===== design/flow/constraint.sdc =====
create_clock -name core_clock -period 4.5 [get_ports {clk}]
set_input_delay 0.9000 -clock core_clock [delete_from_list [all_inputs] [get_ports {clk}]]
set_output_delay 0.9000 -clock core_clock [all_outputs]
set_load 0.01 [all_outputs]

===== design/flow/design.v =====
module alu(alu_out, multiply_top_in, divide_top_in, multiplicand_or_divider_in, sel);  
    input [64:0] multiply_top_in;  
    input [64:0] divide_top_in;  
    input [64:0] multiplicand_or_divider_in;  
    input sel;  
    output [64:0] alu_out;  
    wire [64:0] sum;  
    wire [64:0] diff;  
    assign sum = multiplicand_or_divider_in + multiply_top_in;
    assign diff = divide_top_in - multiplicand_or_divider_in;
    assign alu_out = sel ? sum : diff;
endmodule
module control(clk, reset, start, m_d, data_in, alu_sel, ready, wr, initial_wr, sh_right, sh_left);  
    input clk, reset, start, m_d;  
    input [1:0] data_in;  
    output ready, wr, initial_wr, sh_right, sh_left, alu_sel;  
    wire ready_check;
    wire wr_check;
    wire initial_wr_check;
    wire sh_right_check;
    wire sh_left_check;
    wire mul_wr;
    wire div_wr;
    reg [1:0] state;
    reg [9:0] counter;
    always @(posedge clk) begin
        if (reset) begin  
            state <= 2'd0;
            counter <= 10'd0;
        end
        else begin  
            case (state)  
                2'b00: begin  
                    if (start == 1) state <= 2'b01;  
                end
                2'b01: begin  
                    counter <= 0;  
                    state <= 2'b10;  
                end
                2'b10: begin  
                    if (counter == 63) state <= 2'b00;  
                    counter <= counter + 1;  
                end
            endcase
        end
    end
    assign alu_sel = m_d;  
    assign mul_wr = data_in[0] && m_d;  
    assign div_wr = !(data_in[1] || m_d);  
    assign wr_check = (state == 2'b10) && (mul_wr || div_wr);  
    assign wr = wr_check ? 1 : 0;  
    assign initial_wr_check = (state == 2'b01);  
    assign initial_wr = initial_wr_check ? 1 : 0;  
    assign sh_right_check = (state == 2'b10) && m_d;  
    assign sh_right = sh_right_check ? 1 : 0;  
    assign sh_left_check = (state == 2'b10) && (!m_d);  
    assign sh_left = sh_left_check ? 1 : 0;  
    assign ready_check = (state == 2'b00);  
    assign ready = ready_check ? 1 : 0;  
endmodule
module multiplicand_n_divider_register(clk, reset, data_in, data_out);
    input [63:0] data_in;  
    input clk, reset;  
    output [63:0] data_out;  
    reg [63:0] mul_div_reg;  
    always @(posedge clk) begin
        if (reset)  
            mul_div_reg <= 64'd0;  
        else 
            mul_div_reg <= data_in;  
    end
    assign data_out = mul_div_reg;
endmodule
module result_register(clk, reset, data_in, wr, initial_data_in, initial_wr, sh_right, sh_left, result);
    input [64:0] data_in;  
    input [63:0] initial_data_in;  
    input clk, reset, wr, initial_wr, sh_right, sh_left;  
    output [128:0] result;  
    reg [128:0] result_reg;  
    always @(posedge clk) begin
        if (reset)  
            result_reg <= 129'd0;  
        else begin
            if (initial_wr == 1)  
                result_reg <= {65'd0, initial_data_in};  
            else begin
                if (wr && sh_right)  
                    result_reg <= {1'd0, data_in, result_reg[63:1]}; 
                else if (wr && sh_left)  
                    result_reg <= {data_in, result_reg[62:0], 1'b1};
                else if (sh_right)  
                    result_reg <= {1'd0, result_reg[128:1]};
                else if (sh_left)  
                    result_reg <= {result_reg[127:0], 1'b0};
            end
        end
    end
    assign result = result_reg;
endmodule
module multiply_n_divide_top(clk, reset, a_in, b_in, m_d, start, result, ready);
    input [63:0] a_in, b_in;  
    input clk, reset, start, m_d;  
    output ready;  
    output [128:0] result;  
    wire [63:0] mul_div_reg_out;  
    wire [64:0] alu_out;  
    wire [128:0] res_reg_out;  
    wire control_wr;  
    wire control_initial_wr;  
    wire control_sh_right;  
    wire control_alu_sel;  
    wire control_sh_left;  
    multiplicand_n_divider_register mndr1(
        .clk(clk),
        .reset(reset),
        .data_in(b_in),
        .data_out(mul_div_reg_out)
    );
    alu alu1(
        .multiply_top_in(res_reg_out[128:64]),
        .divide_top_in(res_reg_out[127:63]),
        .multiplicand_or_divider_in({1'b0,mul_div_reg_out}),
        .sel(control_alu_sel),
        .alu_out(alu_out)
    );
    result_register resr1(
        .clk(clk),
        .reset(reset),
        .data_in(alu_out),
        .wr(control_wr),
        .initial_data_in(a_in),
        .initial_wr(control_initial_wr),
        .sh_right(control_sh_right),
        .sh_left(control_sh_left),
        .result(res_reg_out)
    );
    control cu1(
        .clk(clk),
        .reset(reset),
        .start(start),
        .m_d(m_d),
        .data_in({alu_out[64], res_reg_out[0]}),
        .alu_sel(control_alu_sel),
        .ready(ready),
        .wr(control_wr),
        .initial_wr(control_initial_wr),
        .sh_right(control_sh_right),
        .sh_left(control_sh_left)
    );
    assign result = res_reg_out;
endmodule

===== design/flow/config.mk =====
export PLATFORM = sky130hd
export DESIGN_NAME = multiply_n_divide_top
export DESIGN_NICKNAME = multiply_n_divide_top
export VERILOG_FILES = /design/flow/design.v
export SDC_FILE = /design/flow/constraint.sdc
export NUM_CORES = 4
export LEC_CHECK = 0
export CAP_MARGIN = 20
export CELL_PAD_IN_SITES_GLOBAL_PLACEMENT = 3
export CORE_MARGIN = 2
export CORE_UTILIZATION = 40
export CTS_CLUSTER_DIAMETER = 399
export CTS_CLUSTER_SIZE = 60
export PLACE_DENSITY_LB_ADDON = 0.3
export SETUP_SLACK_MARGIN = -0.25
export SLEW_MARGIN = 20

===== design/flow/run.sh =====
#!/bin/bash
# the make line also repeats each setting of config.mk as NAME=value (left out here)
make -C /OpenROAD-flow-scripts/flow DESIGN_CONFIG=/design/flow/config.mk WORK_HOME=/design/flow/orfs CLKGATE_MAP_FILE= finish

==> impl_metrics.ini, run 1 <==
; implementation run metrics
[run_status]
status = stopped before the end
lastStage = 3_3_place_gp
stop_error = [ERROR FLW-0024] Place density exceeds 1.0 (current PLACE_DENSITY_LB_ADDON =  0.3). Please check if the value of  PLACE_DENSITY_LB_ADDON is between 0 and 0.99.

[yosys]
synth_flops = 206
top_cells_by_count = a21oi_1, nor2_1, dfxtp_1
logic_family = AND-OR/OR-AND gates
syn-num-nets = 2601
yosysSeqAreaShare_pct = 23.6
simple_gate_share_pct = 19.1
edf_count = 0
synth.top_cell.area_share_pct = 23.6
fa_ha_area_share_pct = 9.46
yosys.area.top_type = dfxtp_1
yosysChipArea_um2 = 17500
top_cell = a21oi_1
synthDistinctLibCells = 87
yosys_warnings = 3
flop_cell = dfxtp_1
syn-instance-count = 2338
xor_area_share_pct = 5.55
syn-cell-area_um2 = 17500
top_cells_by_area = dfxtp_1, ha_1, a21oi_1
mux_share_pct = 5.10
postSynthAreaPerCell_um2 = 7.48
ys_cells = 2338
synth.cellmix.compoundShare_pct = 31.5
async_flop_share_pct = 0

[die]
die_w_um = 213
rows = 76
core_um2 = 43100
die_h_um = 213
io_pins = 262
chipArea_um2 = 45400
fp_util_pct = 40.6
==> run 2: changes to the inputs <==
CELL_PAD_IN_SITES_GLOBAL_PLACEMENT = unset   (was 3)
CORE_UTILIZATION = 15   (was 40)
CTS_CLUSTER_DIAMETER = unset   (was 399)
CTS_CLUSTER_SIZE = unset   (was 60)
PLACE_DENSITY_LB_ADDON = unset   (was 0.3)
SETUP_SLACK_MARGIN = unset   (was -0.25)
clock period = 5.37 ns   (was 4.5 ns; I/O delays follow)
==> impl_metrics.ini, run 2 <==
; synthesis and place-and-route metrics
[clocking]
post_cts_buffers = 0
cts_root_buf = clkbuf_16
cts_tree = yes
clock_path_buffers = 3
numClockSinks = 206
clk_pin_slew_ns = 0.06
cts_resized = 0
clk_latency_ns = 0.61
htreeDepth = 1
ctsHoldBuffers = 0
numCtsBuffers = 30

[worst_setup_path]
slowest_delay_ns = 0.50
crit_path_max_fanout = 29
cpMaxStageDelayCell = nor2_8
r2r_end = resr1.result_reg[114]$_SDFFE_PP0P_
end_kind = register
timing.rr.start = resr1.result_reg[63]$_SDFFE_PP0P_
crit_chain = inv_1, ha_1, fa_1, nand2b_1, a21oi_1, o21ai_1, a31oi_2, nor2b_2, o41ai_4, mux2_4, nor2_8, nand2_2, o221ai_1, a31oi_1
path_delay_family = AND-OR/OR-AND gates
cp_num_cells = 14
endpoint = resr1.result_reg[114]$_SDFFE_PP0P_
critPathBufInv = 1
crit_required_ns = 5.80
start_kind = register
r2r_slack_ns = 1.06
arrival_ns = 4.74
path_class = register to register
reg2reg_depth = 14
critPathLaunch = resr1.result_reg[63]$_SDFFE_PP0P_

[detailed_routing]
drtIter0Drc = 1150
routed_wl_um = 72800
vias = 18100
vias_per_cell = 4.50
drtAntennaViolNets = 0
drt_first_pass_iters = 5
routedWlPerCell_um = 18.0
drc = 0

[timing]
relSlewSlack_pct = 17.2
fin_skew_ns = 0.0475
setup_slack_ns = 1.06
whs_ns = 0.453
worst_pin_slew_ns = 1.23
drv_slew = 0
finalSetupViolCount = 0
fmax_ghz = 0.232
rsz0062_at_grt = no
post-route-min-period_ns = 4.31
hold_viol_final = 0
fin_crit_sh_pct = 80.3
tns_ns = 0

[yosys]
syn-instance-count = 2338
synthDistinctLibCells = 87
logic_family = AND-OR/OR-AND gates
top_cells_by_area = dfxtp_1, ha_1, a21oi_1
synth_flops = 206
synth.top_cell.area_share_pct = 23.6
edf_count = 0
mux_share_pct = 5.10
yosysChipArea_um2 = 17500
syn-cell-area_um2 = 17500
yosys.area.top_type = dfxtp_1
top_cell = a21oi_1
fa_ha_area_share_pct = 9.46
top_cells_by_count = a21oi_1, nor2_1, dfxtp_1
syn-num-nets = 2601
simple_gate_share_pct = 19.1
yosys_warnings = 3
postSynthAreaPerCell_um2 = 7.48
flop_cell = dfxtp_1
synth.cellmix.compoundShare_pct = 31.5
xor_area_share_pct = 5.55
yosysSeqAreaShare_pct = 23.6
async_flop_share_pct = 0
ys_cells = 2338

[min_path]
min_to = cu1.state[2]$_DFF_P_
hold_start = cu1.state[0]$_DFF_P_
hold_class = register to register
hold_path_depth = 2

[flow_run]
drv_cap = 0
warnings = 29

[pwr]
p_sw_share_pct = 34.3
p_clk_mw = 2.23
p_clk_share_pct = 38.8
ir_drop_uv = 231
pwr-share-seq_pct = 31.1
comb-power_mw = 1.73
top_power_group = the clock network
powerDensity_nw_per_um2 = 254
seq-power_mw = 1.78
p_total_mw = 5.74
p_int_mw = 3.77
leakage_nw = 8.92
switching_power_mw = 1.97
pwr-share-comb_pct = 30.1

[run_status]
status = complete, no violations

[cells_and_area]
final_nets = 2752
fillers = 12900
syn_to_final_growth_pct = 29.3
finalInstanceArea_um2 = 22600
fin_util_pct = 19.5
fin_cells = 4037

[die]
chipArea_um2 = 119000
io_pins = 262
core_um2 = 116000
rows = 125
fp_util_pct = 15.1
die_w_um = 345
die_h_um = 345

[global_route]
grt_max_degree = 191
grt_util_all_layers_pct = 11.6
grt_pass1_wl_um = 108000
gr-total-overflow = 0
antenna_found_initial = 7
grt_pass1_vias = 17300

[placement]
dp_hpwl_um = 55400
place_congestion = 0.921
placed_area_um2 = 21500
dp_slack_ns = 1.04
dp_cells = 3981
numPortBuffers = 261
[run 2: per-layer routing]
layer	global-route usage (%)	vias up	share of wire, %
met5	0	-	0.092
met3	2.83	112	7.6
met2	19.2	623	46
li1	-	8850	-
met1	15.0	8552	44
met4	3.04	10	2.7
[run 2: final cells by class]
| cell class | instances | area (um^2) | share of cell area (%) |
|---|---|---|---|
| Clock inverter | 17 | 260 | 1.15 |
| Tap cell | 1524 | 1910 | 8.43 |
| Multi-Input combinational cell | 1883 | 12400 | 54.8 |
| Sequential cell | 206 | 4130 | 18.3 |
| Timing Repair Buffer | 275 | 2730 | 12.1 |
| Inverter | 93 | 349 | 1.54 |
| Antenna cell | 2 | 5.00 | 0.0221 |
| Clock buffer | 37 | 837 | 3.70 |
==> run 3: changes to the inputs <==
CORE_UTILIZATION = 59   (was 15)
clock period = 2.94 ns   (was 5.37 ns; I/O delays follow)
==> impl_metrics.ini, run 3 <==
; synthesis and place-and-route metrics
[yosys]
edf_count = 0
syn-instance-count = 2338
yosysChipArea_um2 = 17500
yosysSeqAreaShare_pct = 23.6
synthDistinctLibCells = 87
synth.top_cell.area_share_pct = 23.6
async_flop_share_pct = 0
fa_ha_area_share_pct = 9.46
synth_flops = 206
simple_gate_share_pct = 19.1
ys_cells = 2338
postSynthAreaPerCell_um2 = 7.48
top_cells_by_area = dfxtp_1, ha_1, a21oi_1
xor_area_share_pct = 5.55
logic_family = AND-OR/OR-AND gates
flop_cell = dfxtp_1
syn-num-nets = 2601
yosys.area.top_type = dfxtp_1
mux_share_pct = 5.10
yosys_warnings = 3
top_cell = a21oi_1
top_cells_by_count = a21oi_1, nor2_1, dfxtp_1
syn-cell-area_um2 = 17500
synth.cellmix.compoundShare_pct = 31.5

[detailed_routing]
routedWlPerCell_um = 22.5
drtAntennaViolNets = 0
vias_per_cell = 6.66
vias = 22500
drc = 0
drtIter0Drc = 3110
drt_first_pass_iters = 10
routed_wl_um = 76000

[global_route]
antenna_found_initial = 3
grt_pass1_wl_um = 109000
grt_pass1_vias = 21400
grt_util_all_layers_pct = 43.1
grt_max_degree = 96
gr-total-overflow = 0

[worst_setup_path]
crit_path_max_fanout = 5
path_class = register to register
r2r_slack_ns = -1.18
arrival_ns = 4.57
cpMaxStageDelayCell = nor3_1
critPathBufInv = 2
endpoint = resr1.result_reg[126]$_SDFFE_PP0P_
crit_top_cell = buf_4
path_delay_family = simple AND/OR/NAND/NOR gates
timing.rr.start = resr1.result_reg[102]$_SDFFE_PP0P_
crit_chain = ha_1, and2_1, and3_1, nand2_1, nor3_1, a2bb2oi_2, buf_4, o31ai_2, a31oi_1, buf_4, a31o_2, o31ai_1, a21oi_1
slowest_delay_ns = 0.70
end_kind = register
cp_num_cells = 13
r2r_end = resr1.result_reg[126]$_SDFFE_PP0P_
start_kind = register
critPathLaunch = resr1.result_reg[102]$_SDFFE_PP0P_
reg2reg_depth = 13
crit_required_ns = 3.40

[clocking]
ctsHoldBuffers = 0
numClockSinks = 206
htreeDepth = 1
clk_pin_slew_ns = 0.07
clock_path_buffers = 3
cts_tree = yes
numCtsBuffers = 26
clk_latency_ns = 0.58
cts_root_buf = clkbuf_16

[flow_run]
drv_cap = 0
warnings = 31

[pwr]
p_int_mw = 7.11
p_clk_share_pct = 30.8
leakage_nw = 11.5
p_clk_mw = 3.41
ir_drop_uv = 545
p_total_mw = 11.1
pwr-share-comb_pct = 40.7
powerDensity_nw_per_um2 = 426
comb-power_mw = 4.51
top_power_group = combinational cells
switching_power_mw = 3.98
p_sw_share_pct = 35.9
pwr-share-seq_pct = 28.6
seq-power_mw = 3.17

[run_status]
status = failed layout checks
so_faults = setup timing

[timing]
drv_slew = 0
setup_slack_ns = -1.18
hold_viol_final = 0
post-route-min-period_ns = 4.12
fin_skew_ns = 0.0178
finalSetupViolCount = 66
whs_ns = 0.335
tns_ns = -37.31
rsz0062_at_grt = yes
fmax_ghz = 0.243
fin_crit_sh_pct = 140
worst_pin_slew_ns = 1.01
relSlewSlack_pct = 32.9

[placement]
dp_cells = 3290
dp_slack_ns = -0.622
numPortBuffers = 261
place_congestion = 0.975
placed_area_um2 = 23600
dp_hpwl_um = 48200

[die]
core_um2 = 29400
fp_util_pct = 59.5
io_pins = 262
die_w_um = 176
rows = 63
chipArea_um2 = 31000
die_h_um = 176

[cells_and_area]
fin_cells = 3372
syn_to_final_growth_pct = 48.8
fin_util_pct = 88.5
final_nets = 3226
finalInstanceArea_um2 = 26000

[min_path]
hold_path_depth = 2
hold_start = reset
hold_class = primary input to register
min_to = resr1.result_reg[0]$_SDFFE_PP0P_
## run 3: layout make-up
type,count,area (um^2)
inverter,93,349
multi-input combinational,1884,13500
fill,1434,3380
timing repair buffer,752,6610
clock buffer,38,776
antenna,3,7.51
sequential,206,4160
clock inverter,6,113
tap,390,488
## run 3: repair_timing
item | CTS | global route
gates cloned | 2 | 3
setup endpoints to repair | 66 | 66
setup buffers | 13 | 26
gates resized | 125 | 122
pin swaps | 58 | 55
## run 3: metal layers
| layer | vias to the layer above | share of wire, % | global-route usage (%) |
|---|---|---|---|
| met1 | 10300 | 36 | 50.8 |
| met5 | - | 0 | 0 |
| met4 | 0 | 7.1 | 25.4 |
| met2 | 1861 | 45 | 71.8 |
| met3 | 520 | 12 | 9.54 |
| li1 | 9787 | - | - |
==> run 4: changes to the inputs <==
CELL_PAD_IN_SITES_GLOBAL_PLACEMENT = 0   (was unset)
CORE_UTILIZATION = 66   (was 59)
CTS_CLUSTER_SIZE = 83   (was unset)
GPL_ROUTABILITY_DRIVEN = 1   (was unset)
HOLD_SLACK_MARGIN = 0.01   (was unset)
PLACE_DENSITY = 0.58   (was unset)
SETUP_SLACK_MARGIN = 1.12   (was unset)
clock period = 5.04 ns   (was 2.94 ns; I/O delays follow)
==> impl_metrics.ini, run 4 <==
; synthesis and place-and-route metrics
[placement]
dp_hpwl_um = 41800
place_congestion = 1.05
dp_cells = 2793
numPortBuffers = 261
placed_area_um2 = 20000

[timing]
tns_ns = 0
fmax_ghz = 0.257
post-route-min-period_ns = 3.89
hold_viol_final = 0
fin_crit_sh_pct = 77.1
worst_pin_slew_ns = 1.00
relSlewSlack_pct = 33.2
whs_ns = 0.476
finalSetupViolCount = 0
drv_slew = 0
fin_skew_ns = 0.0270
rsz0062_at_grt = yes

[worst_setup_path]
path_delay_family = AND-OR/OR-AND gates
end_kind = register
r2r_end = resr1.result_reg[116]$_SDFFE_PP0P_
crit_chain = ha_1, a2111oi_0, o21ai_1, a22oi_1, o211ai_2, a2bb2oi_2, o21a_1, o21bai_2, a21boi_0, o21a_1, xor2_1, a21oi_1
start_kind = register
arrival_ns = 4.31
cpMaxStageDelayCell = dfxtp_1
cp_num_cells = 12
path_class = register to register
crit_required_ns = 5.46
endpoint = resr1.result_reg[116]$_SDFFE_PP0P_
crit_path_max_fanout = 6
critPathBufInv = 0
r2r_slack_ns = 1.15
critPathLaunch = resr1.result_reg[70]$_SDFFE_PP0P_
reg2reg_depth = 12
timing.rr.start = resr1.result_reg[70]$_SDFFE_PP0P_
crit_top_cell = o21a_1
slowest_delay_ns = 0.44

[clocking]
numClockSinks = 206
clock_path_buffers = 3
clk_pin_slew_ns = 0.06
cts_tree = yes
numCtsBuffers = 24
clk_latency_ns = 0.56
cts_root_buf = clkbuf_16
htreeDepth = 1

[yosys]
yosys_warnings = 3
top_cells_by_area = dfxtp_1, ha_1, a21oi_1
syn-instance-count = 2338
synth.cellmix.compoundShare_pct = 31.5
async_flop_share_pct = 0
yosysSeqAreaShare_pct = 23.6
edf_count = 0
xor_area_share_pct = 5.55
syn-cell-area_um2 = 17500
syn-num-nets = 2601
synthDistinctLibCells = 87
top_cells_by_count = a21oi_1, nor2_1, dfxtp_1
flop_cell = dfxtp_1
yosysChipArea_um2 = 17500
top_cell = a21oi_1
synth.top_cell.area_share_pct = 23.6
simple_gate_share_pct = 19.1
postSynthAreaPerCell_um2 = 7.48
synth_flops = 206
logic_family = AND-OR/OR-AND gates
mux_share_pct = 5.10
yosys.area.top_type = dfxtp_1
ys_cells = 2338
fa_ha_area_share_pct = 9.46

[global_route]
grt_max_degree = 112
gr-total-overflow = 0
grt_util_all_layers_pct = 41.2
grt_pass1_vias = 18600
antenna_found_initial = 0
grt_pass1_wl_um = 96000

[die]
die_h_um = 167
die_w_um = 167
core_um2 = 26100
chipArea_um2 = 27800
rows = 59
io_pins = 262
fp_util_pct = 67.1

[min_path]
hold_start = cu1.state[0]$_DFF_P_
min_to = cu1.state[2]$_DFF_P_
hold_class = register to register
hold_path_depth = 2

[detailed_routing]
drtIter0Drc = 2383
drc = 0
antennaDiodeCount = 0
vias = 19500
drtAntennaViolNets = 0
vias_per_cell = 6.81
routedWlPerCell_um = 21.3
routed_wl_um = 61100
drt_first_pass_iters = 10

[pwr]
pwr-share-comb_pct = 33.2
seq-power_mw = 1.89
p_sw_share_pct = 34.8
leakage_nw = 8.97
top_power_group = the clock network
p_clk_mw = 1.95
p_int_mw = 3.75
pwr-share-seq_pct = 32.9
powerDensity_nw_per_um2 = 270
comb-power_mw = 1.91
switching_power_mw = 2.00
ir_drop_uv = 313
p_clk_share_pct = 34.0

[cells_and_area]
fin_util_pct = 81.8
final_nets = 2774
syn_to_final_growth_pct = 21.9
finalInstanceArea_um2 = 21300
fin_cells = 2864

[run_status]
status = complete, no violations

[flow_run]
warnings = 30
drv_cap = 0
[run 4: per-stage QoR]
stage	total power [mW]	worst slack, ns
floorplan	3.09	1.65
global placement	3.64	0.767
detailed placement	3.68	0.650
CTS	5.66	1.15
global route	5.96	1.04
finish	5.75	1.15
[run 4: layout make-up]
class,instances,area (um^2)
Inverter,93,349
Fill cell,1711,4740
Timing Repair Buffer,301,2950
Clock inverter,10,179
Tap cell,335,419
Multi-Input combinational cell,1885,12600
Sequential cell,206,4140
Clock buffer,34,698
[run 4: routing by layer]
metal / wire length [um] / vias to the layer above / GRT usage, %
met4: 3400 / 0 / 20.2
met1: 23100 / 9011 / 50.4
met2: 27900 / 1281 / 68.5
met3: 6680 / 323 / 8.96
met5: 0 / - / 0
li1: - / 8880 / -
[run 4: timing repair]
item	CTS	global route
hold buffers	0	0
pin swaps	5	10
cloned	2	1
gates resized	7	30
endpoints found under the setup margin	41	63
buffers inserted	14	9
==> run 5: changes to the inputs <==
CAP_MARGIN = 15   (was 20)
CELL_PAD_IN_SITES_GLOBAL_PLACEMENT = unset   (was 0)
CORE_UTILIZATION = 72   (was 66)
CTS_CLUSTER_DIAMETER = 351   (was unset)
CTS_CLUSTER_SIZE = 40   (was 83)
GPL_ROUTABILITY_DRIVEN = unset   (was 1)
HOLD_SLACK_MARGIN = -0.09   (was 0.01)
PLACE_DENSITY = unset   (was 0.58)
SETUP_SLACK_MARGIN = -0.16   (was 1.12)
SLEW_MARGIN = 35   (was 20)
clock period = 3.16 ns   (was 5.04 ns; I/O delays follow)
==> impl_metrics.ini, run 5 <==
; implementation run metrics
[yosys]
top_cell = a21oi_1
synth.top_cell.area_share_pct = 23.6
yosysChipArea_um2 = 17500
xor_area_share_pct = 5.55
async_flop_share_pct = 0
mux_share_pct = 5.10
top_cells_by_count = a21oi_1, nor2_1, dfxtp_1
synth_flops = 206
yosysSeqAreaShare_pct = 23.6
synth.cellmix.compoundShare_pct = 31.5
synthDistinctLibCells = 87
postSynthAreaPerCell_um2 = 7.48
logic_family = AND-OR/OR-AND gates
syn-cell-area_um2 = 17500
fa_ha_area_share_pct = 9.46
yosys.area.top_type = dfxtp_1
ys_cells = 2338
syn-num-nets = 2601
syn-instance-count = 2338
edf_count = 0
simple_gate_share_pct = 19.1
top_cells_by_area = dfxtp_1, ha_1, a21oi_1
flop_cell = dfxtp_1
yosys_warnings = 3

[clocking]
htreeDepth = 1
cts_root_buf = clkbuf_16
clock_path_buffers = 3
numCtsBuffers = 9
numClockSinks = 206

[run_status]
status = stopped before the end
lastStage = 5_1_grt
stop_error = [ERROR GRT-0116] Global routing finished with congestion. Check the congestion regions in the DRC Viewer.

[placement]
dp_slack_ns = -0.673
dp_hpwl_um = 53100
numPortBuffers = 261
place_congestion = 1.09
dp_cells = 3114

[global_route]
gr-total-overflow = 364
grt_util_all_layers_pct = 85.5

[die]
chipArea_um2 = 25500
die_w_um = 160
core_um2 = 24100
die_h_um = 160
fp_util_pct = 72.5
io_pins = 262
rows = 57
[run 5: routing by layer]
| layer | overflow | global-route usage [%] |
|---|---|---|
| met2 | 186 | 101 |
| met3 | 6 | 68.0 |
| met4 | 169 | 99.0 |
| met5 | 0 | 23.1 |
| met1 | 3 | 83.2 |
[run 5: per-stage QoR]
stage / instance area [um^2] / power [mW]
2_1_floorplan: 17500 / 4.93
3_3_place_gp: 22500 / 6.24
3_5_place_dp: 22500 / 6.46
4_1_cts: 23500 / 8.08
[run 5: timing repair]
item / CTS
buffers inserted: 31
gates resized: 101
pin swaps: 45
endpoints found under the setup margin: 65
gates cloned: 2
hold buffers: 0
==> run 6: changes to the inputs <==
CAP_MARGIN = 20   (was 15)
CELL_PAD_IN_SITES_GLOBAL_PLACEMENT = 0   (was unset)
CORE_UTILIZATION = 70   (was 72)
CTS_CLUSTER_DIAMETER = unset   (was 351)
CTS_CLUSTER_SIZE = 83   (was 40)
GPL_ROUTABILITY_DRIVEN = 1   (was unset)
HOLD_SLACK_MARGIN = 0.01   (was -0.09)
PLACE_DENSITY = 0.64   (was unset)
SETUP_SLACK_MARGIN = 1.12   (was -0.16)
SLEW_MARGIN = 20   (was 35)
clock period = 4.31 ns   (was 3.16 ns; I/O delays follow)
==> impl_metrics.ini, run 6 <==
; implementation run metrics
[run_status]
status = stopped before the end
lastStage = 5_1_grt
stop_error = [ERROR GRT-0232] Routing congestion too high. Check the congestion heatmap in the GUI.

[yosys]
ys_cells = 2338
synth.cellmix.compoundShare_pct = 31.5
top_cells_by_area = dfxtp_1, ha_1, a21oi_1
syn-instance-count = 2338
yosys_warnings = 3
flop_cell = dfxtp_1
fa_ha_area_share_pct = 9.46
yosysChipArea_um2 = 17500
top_cell = a21oi_1
syn-cell-area_um2 = 17500
xor_area_share_pct = 5.55
synth_flops = 206
postSynthAreaPerCell_um2 = 7.48
yosysSeqAreaShare_pct = 23.6
async_flop_share_pct = 0
logic_family = AND-OR/OR-AND gates
yosys.area.top_type = dfxtp_1
top_cells_by_count = a21oi_1, nor2_1, dfxtp_1
synthDistinctLibCells = 87
synth.top_cell.area_share_pct = 23.6
edf_count = 0
mux_share_pct = 5.10
syn-num-nets = 2601
simple_gate_share_pct = 19.1

[die]
io_pins = 262
core_um2 = 24400
die_w_um = 162
chipArea_um2 = 26300
fp_util_pct = 71.7
die_h_um = 162
rows = 57

[clocking]
cts_root_buf = clkbuf_16
clock_path_buffers = 3
numClockSinks = 206
numCtsBuffers = 24
htreeDepth = 1
ctsHoldBuffers = 0

[placement]
dp_hpwl_um = 42600
place_congestion = 1.07
numPortBuffers = 261
placed_area_um2 = 20200

[global_route]
gr-total-overflow = 132
grt_util_all_layers_pct = 81.9
==> run 6: metal layers <==
| metal | global-route usage [%] | overflow |
|---|---|---|
| met5 | 34.3 | 0 |
| met4 | 87.2 | 68 |
| met3 | 67.8 | 6 |
| met2 | 96.4 | 56 |
| met1 | 80.7 | 2 |
==> run 6: repair_timing <==
item,4_1_cts
pin swaps,73
gates resized,211
setup buffers,41
setup endpoints to repair,66
gates cloned,3
==> run 6: stage by stage <==
step	power, mW	cells	setup WS [ns]
global placement	4.27	2797	0.610
detailed placement	4.34	2797	0.490
floorplan	3.62	2338	1.12
CTS	6.67	2883	0.814
==> run 7: changes to the inputs <==
ABC_AREA = 1   (was unset)
CELL_PAD_IN_SITES_GLOBAL_PLACEMENT = unset   (was 0)
CORE_ASPECT_RATIO = 0.88   (was unset)
CORE_MARGIN = 5   (was 2)
CORE_UTILIZATION = 16   (was 70)
CTS_CLUSTER_SIZE = unset   (was 83)
GPL_ROUTABILITY_DRIVEN = unset   (was 1)
HOLD_SLACK_MARGIN = unset   (was 0.01)
MIN_ROUTING_LAYER = met1   (was unset)
PLACE_DENSITY = 0.57   (was 0.64)
SETUP_SLACK_MARGIN = 0.56   (was 1.12)
SLEW_MARGIN = 0   (was 20)
TNS_END_PERCENT = 95   (was unset)
clock period = 2.57 ns   (was 4.31 ns; I/O delays follow)
==> impl_metrics.ini, run 7 <==
; synthesis and place-and-route metrics
[yosys]
fa_ha_area_share_pct = 7.64
simple_gate_share_pct = 40.4
yosys.area.top_type = nand2_1
top_cells_by_count = nand2_1, inv_1, nor2_1
logic_family = simple AND/OR/NAND/NOR gates
syn-num-nets = 4353
syn-instance-count = 4090
postSynthAreaPerCell_um2 = 5.29
async_flop_share_pct = 0
top_cell = nand2_1
edf_count = 0
synth_flops = 206
synth.top_cell.area_share_pct = 25.2
top_cells_by_area = nand2_1, dfxtp_1, inv_1
ys_cells = 4090
synthDistinctLibCells = 44
yosysSeqAreaShare_pct = 19.0
syn-cell-area_um2 = 21600
xor_area_share_pct = 0.566
synth.cellmix.compoundShare_pct = 16.6
mux_share_pct = 0.0925
flop_cell = dfxtp_1
yosys_warnings = 3
yosysChipArea_um2 = 21600

[timing]
hold_viol_final = 0
whs_ns = 0.356
relSlewSlack_pct = 53.9
fin_crit_sh_pct = 108
fin_skew_ns = 0.0169
fmax_ghz = 0.359
worst_pin_slew_ns = 0.690
rsz0062_at_grt = yes
tns_ns = -9.08
post-route-min-period_ns = 2.78
drv_slew = 0
setup_slack_ns = -0.214
finalSetupViolCount = 66

[global_route]
grt_util_all_layers_pct = 16.0
gr-total-overflow = 0
grt_max_degree = 104
grt_pass1_vias = 27300
antenna_found_initial = 14
grt_pass1_wl_um = 175000

[cells_and_area]
final_nets = 5207
syn_to_final_growth_pct = 56.8
fin_cells = 6760
finalInstanceArea_um2 = 34000
fin_util_pct = 25.3

[pwr]
powerDensity_nw_per_um2 = 400
comb-power_mw = 6.15
switching_power_mw = 5.48
p_total_mw = 13.6
p_clk_mw = 3.80
ir_drop_uv = 452
p_int_mw = 8.10
pwr-share-comb_pct = 45.3
p_clk_share_pct = 28.0
p_sw_share_pct = 40.4
pwr-share-seq_pct = 26.7
leakage_nw = 17.8
seq-power_mw = 3.62
top_power_group = combinational cells

[worst_setup_path]
path_class = register to register
crit_chain = inv_2, ha_4, fa_2, inv_2, nand2_2, nand2_1, nand3b_1, nand2_1, nand2_1, nand2_2, nand2_2, nand2_4, nand2_4, nand2_4, nand2_2, nand3_4, nand2_8, buf_12, o21ai_2, nand2_1, nor2_2, nor2_1
path_delay_family = simple AND/OR/NAND/NOR gates
r2r_slack_ns = -0.21
cpMaxStageDelayCell = fa_2
r2r_end = resr1.result_reg[87]$_SDFFE_PP0P_
timing.rr.start = resr1.result_reg[63]$_SDFFE_PP0P_
critPathLaunch = resr1.result_reg[63]$_SDFFE_PP0P_
end_kind = register
crit_path_max_fanout = 8
endpoint = resr1.result_reg[87]$_SDFFE_PP0P_
slowest_delay_ns = 0.39
crit_required_ns = 3.04
start_kind = register
cp_num_cells = 22
critPathBufInv = 3
reg2reg_depth = 22
arrival_ns = 3.25

[die]
chipArea_um2 = 143000
io_pins = 262
die_h_um = 355
rows = 126
fp_util_pct = 16.1
die_w_um = 402
core_um2 = 134000

[clocking]
clk_latency_ns = 0.59
clock_path_buffers = 3
ctsHoldBuffers = 0
clk_pin_slew_ns = 0.06
numCtsBuffers = 25
cts_root_buf = clkbuf_16
numClockSinks = 206
cts_tree = yes
htreeDepth = 1

[detailed_routing]
drt_first_pass_iters = 6
drtAntennaViolNets = 0
vias_per_cell = 4.35
routed_wl_um = 121000
routedWlPerCell_um = 18.0
vias = 29400
drtIter0Drc = 2761
drc = 0

[placement]
placed_area_um2 = 31000
dp_cells = 6666
numPortBuffers = 261
dp_hpwl_um = 99500
place_congestion = 0.952
dp_slack_ns = -0.433

[min_path]
min_to = mndr1.mul_div_reg[1]$_SDFF_PP0_
hold_path_depth = 2
hold_start = reset
hold_class = primary input to register

[run_status]
so_faults = setup timing
status = failed layout checks

[flow_run]
drv_cap = 0
warnings = 32
run 7: area by class of cell:
type                       count  area, um^2
clock inverter                11         134
inverter                     777        2930
sequential                   206        4280
clock buffer                  35         703
fill                       15300      100000
multi-input combinational   2992       15600
tap                         1792        2240
timing repair buffer         942        8020
antenna                        5        12.5
run 7: metal layers:
layer  GRT usage (%)  vias to the layer above  wire length [um]
met5               0                        -                27
met2            24.4                     1216             51000
met3            2.40                      153             10200
met1            23.6                    13600             56900
li1                -                    14500                 -
met4            3.77                        4              3250
run 7: what timing repair did:
action / in CTS / in global routing
setup endpoints to repair: 196 / 77
gates resized: 542 / 118
cloned: 5 / 5
pin swaps: 37 / 33
setup buffers: 29 / 4
==> run 8: changes to the inputs <==
ABC_AREA = unset   (was 1)
CAP_MARGIN = 15   (was 20)
CELL_PAD_IN_SITES_DETAIL_PLACEMENT = 0   (was unset)
CELL_PAD_IN_SITES_GLOBAL_PLACEMENT = 0   (was unset)
CORE_ASPECT_RATIO = 0.81   (was 0.88)
CORE_MARGIN = 2   (was 5)
CORE_UTILIZATION = 53   (was 16)
CTS_CLUSTER_SIZE = 85   (was unset)
GPL_ROUTABILITY_DRIVEN = 1   (was unset)
GPL_TIMING_DRIVEN = 0   (was unset)
MIN_ROUTING_LAYER = unset   (was met1)
PLACE_DENSITY = 0.47   (was 0.57)
SETUP_SLACK_MARGIN = 0.66   (was 0.56)
SLEW_MARGIN = 35   (was 0)
TNS_END_PERCENT = unset   (was 95)
clock period = 2.71 ns   (was 2.57 ns; I/O delays follow)
==> impl_metrics.ini, run 8 <==
; synthesis and place-and-route metrics
[detailed_routing]
drt_first_pass_iters = 8
drtIter0Drc = 2984
routed_wl_um = 74100
routedWlPerCell_um = 23.5
drc = 0
vias_per_cell = 6.58
vias = 20700
antennaDiodeCount = 0
drtAntennaViolNets = 0

[yosys]
synth.cellmix.compoundShare_pct = 31.5
yosysChipArea_um2 = 17500
edf_count = 0
flop_cell = dfxtp_1
yosys.area.top_type = dfxtp_1
simple_gate_share_pct = 19.1
syn-num-nets = 2601
logic_family = AND-OR/OR-AND gates
ys_cells = 2338
top_cells_by_count = a21oi_1, nor2_1, dfxtp_1
mux_share_pct = 5.10
async_flop_share_pct = 0
yosys_warnings = 3
xor_area_share_pct = 5.55
top_cell = a21oi_1
top_cells_by_area = dfxtp_1, ha_1, a21oi_1
syn-instance-count = 2338
postSynthAreaPerCell_um2 = 7.48
synth.top_cell.area_share_pct = 23.6
fa_ha_area_share_pct = 9.46
yosysSeqAreaShare_pct = 23.6
synthDistinctLibCells = 87
synth_flops = 206
syn-cell-area_um2 = 17500

[worst_setup_path]
critPathBufInv = 4
crit_path_max_fanout = 6
end_kind = register
arrival_ns = 4.19
endpoint = resr1.result_reg[67]$_SDFFE_PP0P_
path_delay_family = AND-OR/OR-AND gates
start_kind = register
cp_num_cells = 17
reg2reg_depth = 17
r2r_slack_ns = -0.96
crit_chain = buf_6, ha_4, fa_2, nand2b_4, a21oi_4, o21ai_4, a31oi_4, nor2b_4, o41ai_4, buf_6, mux2_4, nor2_8, buf_6, clkbuf_16, a21oi_2, a21oi_1, o221a_2
crit_top_cell = buf_6
critPathLaunch = mndr1.mul_div_reg[0]$_SDFF_PP0_
slowest_delay_ns = 0.40
path_class = register to register
timing.rr.start = mndr1.mul_div_reg[0]$_SDFF_PP0_
cpMaxStageDelayCell = fa_2
crit_required_ns = 3.22
r2r_end = resr1.result_reg[67]$_SDFFE_PP0P_

[timing]
drv_slew = 0
relSlewSlack_pct = 9.98
fmax_ghz = 0.272
rsz0062_at_grt = yes
fin_skew_ns = 0.0279
worst_pin_slew_ns = 1.35
setup_slack_ns = -0.961
fin_crit_sh_pct = 135
hold_viol_final = 0
finalSetupViolCount = 66
post-route-min-period_ns = 3.67

[global_route]
grt_max_degree = 14
antenna_found_initial = 1
gr-total-overflow = 0
grt_pass1_vias = 18800
grt_pass1_wl_um = 107000
grt_util_all_layers_pct = 39.4

[min_path]
hold_start = cu1.state[0]$_DFF_P_
min_to = cu1.state[2]$_DFF_P_
hold_class = register to register
hold_path_depth = 2

[clocking]
ctsHoldBuffers = 0
numClockSinks = 206
numCtsBuffers = 25
clk_pin_slew_ns = 0.07
clock_path_buffers = 3
cts_root_buf = clkbuf_16
clk_latency_ns = 0.58
cts_tree = yes
htreeDepth = 1

[placement]
dp_slack_ns = -1.55
place_congestion = 1.02
dp_hpwl_um = 52900
numPortBuffers = 259

[pwr]
pwr-share-seq_pct = 30.6
p_sw_share_pct = 37.1
switching_power_mw = 4.26
p_clk_share_pct = 32.8
p_total_mw = 11.5
p_int_mw = 7.22
ir_drop_uv = 462
pwr-share-comb_pct = 36.6
seq-power_mw = 3.51
leakage_nw = 11.9
comb-power_mw = 4.20
powerDensity_nw_per_um2 = 470
top_power_group = combinational cells
p_clk_mw = 3.77

[die]
core_um2 = 32300
rows = 59
die_w_um = 206
die_h_um = 167
io_pins = 262
chipArea_um2 = 34500
fp_util_pct = 54.1

[run_status]
so_faults = setup timing
status = failed layout checks

[cells_and_area]
final_nets = 2968
logic_area_um2 = 13800
fin_util_pct = 75.5
seqCellArea_um2 = 4300
fillers = 2442
syn_to_final_growth_pct = 39.7

[flow_run]
warnings = 31
drv_cap = 0
-- run 8: metrics by stage --
step	TNS (ns)	cell area (um^2)	hold WS, ns	std cells
final	-52.10	24400	0.474	3150
after global routing	-55.48	24400	0.495	3150
after CTS	-52.90	22400	0.476	3100
after detailed placement	-82.33	20700	0.469	3024
after global placement	-81.10	20700	0.449	3024
after floorplan	-26.58	17600	0.452	2338
-- run 8: routing by layer --
layer | GRT usage (%) | routed length (um) | part of all wire (%)
met5 | 0 | 60 | 0.081
met4 | 12.4 | 2990 | 4.0
met3 | 9.71 | 9310 | 13
met2 | 58.0 | 31300 | 42
met1 | 56.3 | 30500 | 41
-- run 8: final cells by class --
| type | count | share of cell area (%) |
|---|---|---|
| inverters | 93 | 1.43 |
| well taps | 427 | 2.19 |
| multi-input cells | 1884 | 56.5 |
| clock buffers | 31 | 2.74 |
| repair buffers | 339 | 15.3 |
| clock inverters | 14 | 0.886 |
| plain buffers | 156 | 3.35 |
| flip-flops and latches | 206 | 17.6 |
-- run 8: repair_timing --
| item | 4_1_cts | 5_1_grt |
|---|---|---|
| pin swaps | 35 | 91 |
| buffers inserted | 31 | 43 |
| cloned | 0 | 7 |
| resized | 149 | 437 |
| setup endpoints to repair | 257 | 249 |
==> run 9: changes to the inputs <==
CAP_MARGIN = 20   (was 15)
CELL_PAD_IN_SITES_DETAIL_PLACEMENT = unset   (was 0)
CELL_PAD_IN_SITES_GLOBAL_PLACEMENT = 1   (was 0)
CORE_ASPECT_RATIO = unset   (was 0.81)
CORE_UTILIZATION = 58   (was 53)
CTS_CLUSTER_SIZE = 83   (was 85)
GPL_TIMING_DRIVEN = unset   (was 0)
HOLD_SLACK_MARGIN = 0.01   (was unset)
PLACE_DENSITY = 0.58   (was 0.47)
SETUP_SLACK_MARGIN = unset   (was 0.66)
SLEW_MARGIN = 20   (was 35)
TNS_END_PERCENT = 5   (was unset)
clock period = 3.27 ns   (was 2.71 ns; I/O delays follow)
==> impl_metrics.ini, run 9 <==
; implementation run metrics
[yosys]
fa_ha_area_share_pct = 9.46
top_cells_by_count = a21oi_1, nor2_1, dfxtp_1
synth_flops = 206
top_cell = a21oi_1
synth.top_cell.area_share_pct = 23.6
yosys_warnings = 3
syn-cell-area_um2 = 17500
mux_share_pct = 5.10
postSynthAreaPerCell_um2 = 7.48
yosysChipArea_um2 = 17500
syn-num-nets = 2601
ys_cells = 2338
flop_cell = dfxtp_1
syn-instance-count = 2338
top_cells_by_area = dfxtp_1, ha_1, a21oi_1
simple_gate_share_pct = 19.1
async_flop_share_pct = 0
yosysSeqAreaShare_pct = 23.6
yosys.area.top_type = dfxtp_1
synthDistinctLibCells = 87
logic_family = AND-OR/OR-AND gates
xor_area_share_pct = 5.55
synth.cellmix.compoundShare_pct = 31.5
edf_count = 0

[run_status]
stop_error = [ERROR GPL-0301] Utilization 100.342 % exceeds 100%.
lastStage = 3_3_place_gp
status = stopped before the end

[die]
rows = 63
chipArea_um2 = 31600
die_w_um = 178
io_pins = 262
fp_util_pct = 59.0
die_h_um = 178
core_um2 = 29600
==> run 10: changes to the inputs <==
CELL_PAD_IN_SITES_GLOBAL_PLACEMENT = unset   (was 1)
CORE_UTILIZATION = 70   (was 58)
CTS_CLUSTER_SIZE = 37   (was 83)
GPL_ROUTABILITY_DRIVEN = unset   (was 1)
HOLD_SLACK_MARGIN = unset   (was 0.01)
PLACE_DENSITY = unset   (was 0.58)
TNS_END_PERCENT = unset   (was 5)
clock period = 3.16 ns   (was 3.27 ns; I/O delays follow)
==> impl_metrics.ini, run 10 <==
; implementation run metrics
[die]
die_w_um = 162
chipArea_um2 = 26300
io_pins = 262
rows = 57
core_um2 = 24400
die_h_um = 162
fp_util_pct = 71.7

[yosys]
flop_cell = dfxtp_1
synth.cellmix.compoundShare_pct = 31.5
mux_share_pct = 5.10
fa_ha_area_share_pct = 9.46
syn-num-nets = 2601
synth.top_cell.area_share_pct = 23.6
yosysChipArea_um2 = 17500
postSynthAreaPerCell_um2 = 7.48
logic_family = AND-OR/OR-AND gates
top_cell = a21oi_1
yosys.area.top_type = dfxtp_1
top_cells_by_area = dfxtp_1, ha_1, a21oi_1
xor_area_share_pct = 5.55
ys_cells = 2338
yosys_warnings = 3
syn-instance-count = 2338
top_cells_by_count = a21oi_1, nor2_1, dfxtp_1
synthDistinctLibCells = 87
simple_gate_share_pct = 19.1
synth_flops = 206
async_flop_share_pct = 0
syn-cell-area_um2 = 17500
edf_count = 0
yosysSeqAreaShare_pct = 23.6

[placement]
placed_area_um2 = 22600
place_congestion = 1.14
numPortBuffers = 261
dp_hpwl_um = 52400

[run_status]
lastStage = 4_1_cts
status = stopped before the end
stop_error = [ERROR DPL-0038] Utilization greater than 100%, impossible to legalize
-- run 10: per-stage QoR --
stage          setup WS [ns]  hold WS [ns]  std cells  total power, mW  utilization [%]
3_5_place_dp          -0.407         0.450       3108             6.46             92.7
3_3_place_gp          -0.278         0.431       3108             6.24             92.7
2_1_floorplan        -0.0237         0.452       2338             4.95                -
==> run 11: changes to the inputs <==
CORE_UTILIZATION = 72   (was 70)
CTS_CLUSTER_DIAMETER = 396   (was unset)
CTS_CLUSTER_SIZE = unset   (was 37)
clock period = 2.64 ns   (was 3.16 ns; I/O delays follow)
==> impl_metrics.ini, run 11 <==
; implementation run metrics
[run_status]
status = stopped before the end
lastStage = 3_5_place_dp
stop_error = Error: detail_place.tcl, 38 bad optional access

[yosys]
flop_cell = dfxtp_1
fa_ha_area_share_pct = 9.46
simple_gate_share_pct = 19.1
logic_family = AND-OR/OR-AND gates
mux_share_pct = 5.10
yosys_warnings = 3
synthDistinctLibCells = 87
synth_flops = 206
yosysChipArea_um2 = 17500
synth.top_cell.area_share_pct = 23.6
top_cells_by_count = a21oi_1, nor2_1, dfxtp_1
yosysSeqAreaShare_pct = 23.6
top_cells_by_area = dfxtp_1, ha_1, a21oi_1
edf_count = 0
xor_area_share_pct = 5.55
ys_cells = 2338
synth.cellmix.compoundShare_pct = 31.5
yosys.area.top_type = dfxtp_1
syn-num-nets = 2601
top_cell = a21oi_1
syn-instance-count = 2338
async_flop_share_pct = 0
syn-cell-area_um2 = 17500
postSynthAreaPerCell_um2 = 7.48

[placement]
numPortBuffers = 261
place_congestion = 1.04

[die]
die_w_um = 160
rows = 57
die_h_um = 160
fp_util_pct = 72.5
core_um2 = 24100
chipArea_um2 = 25500
io_pins = 262
==> run 11: metrics by stage <==
stage / TNS (ns) / cells / instance area [um^2] / worst slack (ns) / hold slack, ns
after global placement: -42.23 / 3277 / 24000 / -0.858 / 0.454
after floorplan: -31.20 / 2338 / 17600 / -0.543 / 0.452
==> run 12: changes to the inputs <==
CORE_UTILIZATION = 40   (was 72)
CTS_CLUSTER_DIAMETER = unset   (was 396)
clock period = 2.62 ns   (was 2.64 ns; I/O delays follow)
==> impl_metrics.ini, run 12 <==
; synthesis and place-and-route metrics
[pwr]
p_clk_mw = 4.21
p_int_mw = 8.27
p_sw_share_pct = 34.2
powerDensity_nw_per_um2 = 468
p_clk_share_pct = 33.5
seq-power_mw = 3.56
pwr-share-seq_pct = 28.3
ir_drop_uv = 441
comb-power_mw = 4.82
leakage_nw = 11.9
pwr-share-comb_pct = 38.3
top_power_group = combinational cells
switching_power_mw = 4.31

[yosys]
top_cell = a21oi_1
xor_area_share_pct = 5.55
postSynthAreaPerCell_um2 = 7.48
logic_family = AND-OR/OR-AND gates
flop_cell = dfxtp_1
syn-cell-area_um2 = 17500
syn-instance-count = 2338
yosys.area.top_type = dfxtp_1
async_flop_share_pct = 0
top_cells_by_area = dfxtp_1, ha_1, a21oi_1
yosysSeqAreaShare_pct = 23.6
mux_share_pct = 5.10
synth.cellmix.compoundShare_pct = 31.5
synthDistinctLibCells = 87
synth.top_cell.area_share_pct = 23.6
synth_flops = 206
yosysChipArea_um2 = 17500
ys_cells = 2338
top_cells_by_count = a21oi_1, nor2_1, dfxtp_1
syn-num-nets = 2601
fa_ha_area_share_pct = 9.46
edf_count = 0
yosys_warnings = 3
simple_gate_share_pct = 19.1

[worst_setup_path]
end_kind = register
path_class = register to register
start_kind = register
crit_path_max_fanout = 3
critPathBufInv = 2
slowest_delay_ns = 0.41
reg2reg_depth = 15
crit_chain = ha_4, fa_2, a211o_1, a2111oi_4, nor4_4, o2111ai_2, buf_6, a21oi_4, a2111oi_4, buf_6, nor2_4, xor2_1, a21oi_1, a21oi_1, o221a_2
crit_required_ns = 3.08
path_delay_family = AND-OR/OR-AND gates
timing.rr.start = resr1.result_reg[64]$_SDFFE_PP0P_
r2r_slack_ns = -0.84
endpoint = resr1.result_reg[107]$_SDFFE_PP0P_
arrival_ns = 3.91
critPathLaunch = resr1.result_reg[64]$_SDFFE_PP0P_
cp_num_cells = 15
r2r_end = resr1.result_reg[107]$_SDFFE_PP0P_
cpMaxStageDelayCell = a2111oi_4

[timing]
relSlewSlack_pct = 37.9
fin_crit_sh_pct = 132
worst_pin_slew_ns = 0.932
hold_viol_final = 0
post-route-min-period_ns = 3.46
rsz0062_at_grt = yes
fmax_ghz = 0.289
drv_slew = 0
fin_skew_ns = 0.0397
setup_slack_ns = -0.836
finalSetupViolCount = 66

[die]
die_w_um = 213
core_um2 = 43100
fp_util_pct = 40.6
rows = 76
io_pins = 262
chipArea_um2 = 45400
die_h_um = 213

[run_status]
status = failed layout checks
so_faults = setup timing

[placement]
placed_area_um2 = 24400
place_congestion = 0.963
numPortBuffers = 261
dp_hpwl_um = 51000

[cells_and_area]
finalInstanceArea_um2 = 26900
final_nets = 3302
fin_util_pct = 62.4
syn_to_final_growth_pct = 53.8

[detailed_routing]
antennaDiodeCount = 0
drtAntennaViolNets = 0
vias_per_cell = 5.59
drtIter0Drc = 1330
routedWlPerCell_um = 18.8
vias = 20400
drt_first_pass_iters = 5
routed_wl_um = 68600
drc = 0

[global_route]
antenna_found_initial = 1
grt_pass1_wl_um = 106000
grt_pass1_vias = 20000
gr-total-overflow = 0
grt_util_all_layers_pct = 29.1
grt_max_degree = 133

[min_path]
min_to = resr1.result_reg[56]$_SDFFE_PP0P_
hold_start = reset
hold_path_depth = 2
hold_class = primary input to register

[clocking]
cts_root_buf = clkbuf_16
ctsHoldBuffers = 0
clk_latency_ns = 0.60
cts_tree = yes
numClockSinks = 206
clock_path_buffers = 3
clk_pin_slew_ns = 0.06
numCtsBuffers = 28
htreeDepth = 1

[flow_run]
warnings = 31
drv_cap = 0
## run 12: per-layer routing
layer | up-vias | share of wire (%) | global-route usage (%)
met1 | 9637 | 43 | 36.6
met5 | - | 0.019 | 0
met4 | 2 | 3.8 | 10.2
met3 | 159 | 6.2 | 5.28
li1 | 9938 | - | -
met2 | 658 | 47 | 49.6
## run 12: layout make-up
class / instances / area [um^2]
Fill cell: 3828 / 16200
Sequential cell: 206 / 4150
Timing Repair Buffer: 826 / 7220
Inverter: 93 / 349
Clock buffer: 35 / 797
Multi-Input combinational cell: 1884 / 13400
Clock inverter: 17 / 220
Tap cell: 585 / 732
## run 12: timing repair
action                     4_1_cts  5_1_grt
cloned                           6        0
buffers inserted                18       12
gates resized                  134       95
pin swaps                       64       52
setup endpoints to repair       66       66
## run 12: per-stage QoR
| stage | TNS (ns) | std cells | hold WS [ns] | power (mW) | worst slack (ns) |
|---|---|---|---|---|---|
| 4_1_cts | -47.86 | 3636 | 0.255 | 12.4 | -0.815 |
| 6_report | -47.77 | 3646 | 0.275 | 12.6 | -0.836 |
| 5_1_grt | -57.40 | 3646 | 0.284 | 13.2 | -0.981 |
| 3_3_place_gp | -51.50 | 3561 | 0.440 | 7.97 | -1.11 |
| 2_1_floorplan | -32.52 | 2338 | 0.452 | 5.98 | -0.563 |
| 3_5_place_dp | -56.39 | 3561 | 0.443 | 8.02 | -1.16 |
==> run 13: changes to the inputs <==
CAP_MARGIN = 15   (was 20)
CORE_UTILIZATION = 71   (was 40)
CTS_CLUSTER_DIAMETER = 29   (was unset)
CTS_CLUSTER_SIZE = 40   (was unset)
HOLD_SLACK_MARGIN = -0.04   (was unset)
SETUP_SLACK_MARGIN = 0.89   (was unset)
clock period = 3.36 ns   (was 2.62 ns; I/O delays follow)
==> impl_metrics.ini, run 13 <==
; implementation run metrics
[yosys]
postSynthAreaPerCell_um2 = 7.48
edf_count = 0
syn-cell-area_um2 = 17500
yosysSeqAreaShare_pct = 23.6
flop_cell = dfxtp_1
logic_family = AND-OR/OR-AND gates
top_cells_by_area = dfxtp_1, ha_1, a21oi_1
synthDistinctLibCells = 87
fa_ha_area_share_pct = 9.46
syn-num-nets = 2601
syn-instance-count = 2338
simple_gate_share_pct = 19.1
mux_share_pct = 5.10
yosysChipArea_um2 = 17500
top_cells_by_count = a21oi_1, nor2_1, dfxtp_1
xor_area_share_pct = 5.55
synth.top_cell.area_share_pct = 23.6
ys_cells = 2338
top_cell = a21oi_1
synth_flops = 206
yosys.area.top_type = dfxtp_1
yosys_warnings = 3
synth.cellmix.compoundShare_pct = 31.5
async_flop_share_pct = 0

[run_status]
lastStage = 4_1_cts
stop_error = [ERROR DPL-0038] Utilization greater than 100%, impossible to legalize
status = stopped before the end

[placement]
dp_hpwl_um = 47100
numPortBuffers = 261
place_congestion = 1.10
placed_area_um2 = 21900

[die]
die_h_um = 161
rows = 57
io_pins = 262
fp_util_pct = 72.1
core_um2 = 24200
die_w_um = 161
chipArea_um2 = 25900
## run 13: metrics by stage
stage,setup slack [ns],std cells
after global placement,-0.0862,3014
after detailed placement,-0.194,3014
after floorplan,0.177,2338
==> run 14: changes to the inputs <==
CAP_MARGIN = 20   (was 15)
CORE_UTILIZATION = 72   (was 71)
CTS_CLUSTER_DIAMETER = 205   (was 29)
CTS_CLUSTER_SIZE = 49   (was 40)
HOLD_SLACK_MARGIN = unset   (was -0.04)
PLACE_DENSITY_LB_ADDON = 0.28   (was unset)
SETUP_SLACK_MARGIN = 0.65   (was 0.89)
clock period = 2.31 ns   (was 3.36 ns; I/O delays follow)
==> impl_metrics.ini, run 14 <==
; implementation run metrics
[placement]
numPortBuffers = 261
place_congestion = 1.08

[die]
core_um2 = 24100
die_w_um = 160
io_pins = 262
rows = 57
chipArea_um2 = 25500
die_h_um = 160
fp_util_pct = 72.5

[yosys]
postSynthAreaPerCell_um2 = 7.48
synthDistinctLibCells = 87
synth.cellmix.compoundShare_pct = 31.5
syn-num-nets = 2601
syn-instance-count = 2338
top_cells_by_count = a21oi_1, nor2_1, dfxtp_1
syn-cell-area_um2 = 17500
mux_share_pct = 5.10
simple_gate_share_pct = 19.1
fa_ha_area_share_pct = 9.46
yosysChipArea_um2 = 17500
flop_cell = dfxtp_1
yosys.area.top_type = dfxtp_1
top_cell = a21oi_1
xor_area_share_pct = 5.55
top_cells_by_area = dfxtp_1, ha_1, a21oi_1
yosysSeqAreaShare_pct = 23.6
ys_cells = 2338
edf_count = 0
logic_family = AND-OR/OR-AND gates
async_flop_share_pct = 0
synth_flops = 206
yosys_warnings = 3
synth.top_cell.area_share_pct = 23.6

[run_status]
stop_error = [ERROR DPL-0033] detailed placement checks failed during check placement.
lastStage = 3_5_place_dp
status = stopped before the end
==> run 14: through the flow <==
step	hold slack (ns)	TNS [ns]	area, um^2	setup slack [ns]
after floorplan	0.452	-52.97	17600	-0.873
after global placement	0.441	-66.09	24000	-1.16
==> run 15: changes to the inputs <==
ABC_AREA = 1   (was unset)
CAP_MARGIN = 25   (was 20)
CELL_PAD_IN_SITES_DETAIL_PLACEMENT = 2   (was unset)
CELL_PAD_IN_SITES_GLOBAL_PLACEMENT = 2   (was unset)
CORE_ASPECT_RATIO = 0.85   (was unset)
CORE_MARGIN = 5   (was 2)
CORE_UTILIZATION = 59   (was 72)
CTS_CLUSTER_DIAMETER = 300   (was 205)
CTS_CLUSTER_SIZE = 83   (was 49)
GPL_ROUTABILITY_DRIVEN = 1   (was unset)
GPL_TIMING_DRIVEN = 0   (was unset)
HOLD_SLACK_MARGIN = 0.01   (was unset)
MAX_ROUTING_LAYER = met4   (was unset)
PLACE_DENSITY = 0.58   (was unset)
PLACE_DENSITY_LB_ADDON = unset   (was 0.28)
SETUP_SLACK_MARGIN = 0.05   (was 0.65)
SLEW_MARGIN = 35   (was 20)
clock period = 6.93 ns   (was 2.31 ns; I/O delays follow)
==> impl_metrics.ini, run 15 <==
; implementation run metrics
[run_status]
lastStage = 3_1_place_gp_skip_io
status = stopped before the end
stop_error = [ERROR GPL-0301] Utilization 132.247 % exceeds 100%.

[die]
chipArea_um2 = 40600
fp_util_pct = 59.9
rows = 64
core_um2 = 36100
die_h_um = 187
die_w_um = 218

[yosys]
syn-num-nets = 4353
logic_family = simple AND/OR/NAND/NOR gates
yosysChipArea_um2 = 21600
simple_gate_share_pct = 40.4
async_flop_share_pct = 0
synthDistinctLibCells = 44
ys_cells = 4090
top_cell = nand2_1
flop_cell = dfxtp_1
top_cells_by_area = nand2_1, dfxtp_1, inv_1
fa_ha_area_share_pct = 7.64
top_cells_by_count = nand2_1, inv_1, nor2_1
yosysSeqAreaShare_pct = 19.0
synth.top_cell.area_share_pct = 25.2
postSynthAreaPerCell_um2 = 5.29
yosys_warnings = 3
synth.cellmix.compoundShare_pct = 16.6
mux_share_pct = 0.0925
syn-instance-count = 4090
xor_area_share_pct = 0.566
edf_count = 0
yosys.area.top_type = nand2_1
synth_flops = 206
syn-cell-area_um2 = 21600
==> run 16: changes to the inputs <==
CAP_MARGIN = 20   (was 25)
CELL_PAD_IN_SITES_DETAIL_PLACEMENT = unset   (was 2)
CELL_PAD_IN_SITES_GLOBAL_PLACEMENT = unset   (was 2)
CORE_ASPECT_RATIO = unset   (was 0.85)
CORE_MARGIN = 2   (was 5)
CORE_UTILIZATION = 40   (was 59)
CTS_CLUSTER_DIAMETER = unset   (was 300)
CTS_CLUSTER_SIZE = unset   (was 83)
GPL_ROUTABILITY_DRIVEN = unset   (was 1)
GPL_TIMING_DRIVEN = unset   (was 0)
HOLD_SLACK_MARGIN = 0.26   (was 0.01)
MAX_ROUTING_LAYER = unset   (was met4)
PLACE_DENSITY = unset   (was 0.58)
SETUP_SLACK_MARGIN = unset   (was 0.05)
SLEW_MARGIN = 20   (was 35)
clock period = 4.5 ns   (was 6.93 ns; I/O delays follow)
==> impl_metrics.ini, run 16 <==
; synthesis and place-and-route metrics
[run_status]
status = complete, no violations

[global_route]
grt_pass1_wl_um = 150000
grt_pass1_vias = 24500
grt_max_degree = 81
antenna_found_initial = 3
gr-total-overflow = 0
grt_util_all_layers_pct = 34.7

[cells_and_area]
fin_util_pct = 48.2
logic_area_um2 = 14100
fin_cells = 5028
syn_to_final_growth_pct = 19.6
fillers = 5940
seqCellArea_um2 = 4130
finalInstanceArea_um2 = 25900
final_nets = 4574

[clocking]
clk_pin_slew_ns = 0.06
htreeDepth = 1
post_cts_buffers = 0
clock_path_buffers = 3
clk_latency_ns = 0.59
cts_resized = 0
cts_root_buf = clkbuf_16
numClockSinks = 206
ctsHoldBuffers = 0
numCtsBuffers = 27
cts_tree = yes

[timing]
fin_crit_sh_pct = 84.5
fmax_ghz = 0.263
post-route-min-period_ns = 3.80
worst_pin_slew_ns = 1.11
rsz0062_at_grt = no
finalSetupViolCount = 0
drv_slew = 0
fin_skew_ns = 0.0197
hold_viol_final = 0
tns_ns = 0
relSlewSlack_pct = 25.8

[detailed_routing]
drtAntennaViolNets = 0
vias_per_cell = 5.32
routed_wl_um = 99700
vias = 26700
drt_first_pass_iters = 11
drtIter0Drc = 3544
drc = 0
routedWlPerCell_um = 19.8
antennaDiodeCount = 0

[die]
fp_util_pct = 40.3
chipArea_um2 = 56000
die_w_um = 237
rows = 85
core_um2 = 53700
die_h_um = 237
io_pins = 262

[yosys]
synth_flops = 206
top_cell = nand2_1
yosysChipArea_um2 = 21600
xor_area_share_pct = 0.566
edf_count = 0
simple_gate_share_pct = 40.4
mux_share_pct = 0.0925
postSynthAreaPerCell_um2 = 5.29
synth.top_cell.area_share_pct = 25.2
async_flop_share_pct = 0
logic_family = simple AND/OR/NAND/NOR gates
top_cells_by_count = nand2_1, inv_1, nor2_1
synth.cellmix.compoundShare_pct = 16.6
yosys.area.top_type = nand2_1
yosysSeqAreaShare_pct = 19.0
ys_cells = 4090
fa_ha_area_share_pct = 7.64
flop_cell = dfxtp_1
yosys_warnings = 3
syn-num-nets = 4353
synthDistinctLibCells = 44
syn-instance-count = 4090
top_cells_by_area = nand2_1, dfxtp_1, inv_1
syn-cell-area_um2 = 21600

[worst_setup_path]
critPathLaunch = resr1.result_reg[63]$_SDFFE_PP0P_
crit_top_cell = nand2_1
r2r_slack_ns = 0.70
slowest_delay_ns = 0.55
critPathBufInv = 3
cpMaxStageDelayCell = nand2_2
crit_required_ns = 5.01
path_class = register to register
cp_num_cells = 21
r2r_end = resr1.result_reg[87]$_SDFFE_PP0P_
timing.rr.start = resr1.result_reg[63]$_SDFFE_PP0P_
reg2reg_depth = 21
start_kind = register
end_kind = register
arrival_ns = 4.32
endpoint = resr1.result_reg[87]$_SDFFE_PP0P_
path_delay_family = simple AND/OR/NAND/NOR gates
crit_path_max_fanout = 33
crit_chain = inv_1, ha_1, fa_1, inv_1, nand2_1, nand2_1, nand3b_1, nand2_1, nand2_1, nand2_2, nand2_1, nand2_1, nand2_1, nand3_1, nand3_2, nand2_2, buf_4, o21ai_0, nand2_1, nor2_1, nor2_1

[pwr]
switching_power_mw = 2.76
powerDensity_nw_per_um2 = 261
pwr-share-seq_pct = 30.8
seq-power_mw = 2.08
comb-power_mw = 2.49
p_int_mw = 4.00
pwr-share-comb_pct = 36.8
p_clk_mw = 2.19
leakage_nw = 13.8
p_clk_share_pct = 32.4
p_sw_share_pct = 40.9
top_power_group = combinational cells
p_total_mw = 6.76
ir_drop_uv = 287

[min_path]
hold_start = cu1.state[0]$_DFF_P_
hold_path_depth = 2
min_to = cu1.state[2]$_DFF_P_
hold_class = register to register

[placement]
dp_cells = 4978
place_congestion = 1.05
numPortBuffers = 261
dp_hpwl_um = 80700
placed_area_um2 = 25000

[flow_run]
warnings = 26
drv_cap = 0
[run 16: layout make-up]
class / count / share of cell area [%]
Multi-Input combinational cell: 2992 / 54.7
Sequential cell: 206 / 15.9
Timing Repair Buffer: 307 / 11.4
Inverter: 777 / 11.3
Tap cell: 696 / 3.36
Clock buffer: 42 / 3.10
Clock inverter: 8 / 0.237
[run 16: per-layer routing]
metal  vias to the layer above  share of wire [%]  track usage [%]
li1                      13200                  -                -
met1                     12000                 46             51.5
met2                      1380                 40             50.3
met3                       141                 12             7.94
met4                         4                2.4             7.88
met5                         -              0.025                0
[run 16: metrics by stage]
stage	setup slack, ns	hold WS, ns
finish	0.697	0.479
detailed placement	0.774	0.467
CTS	0.739	0.478
global route	0.397	0.495
floorplan	1.89	0.438
global placement	0.895	0.457
No activity file was given, so power comes from the tool's default toggle rates.
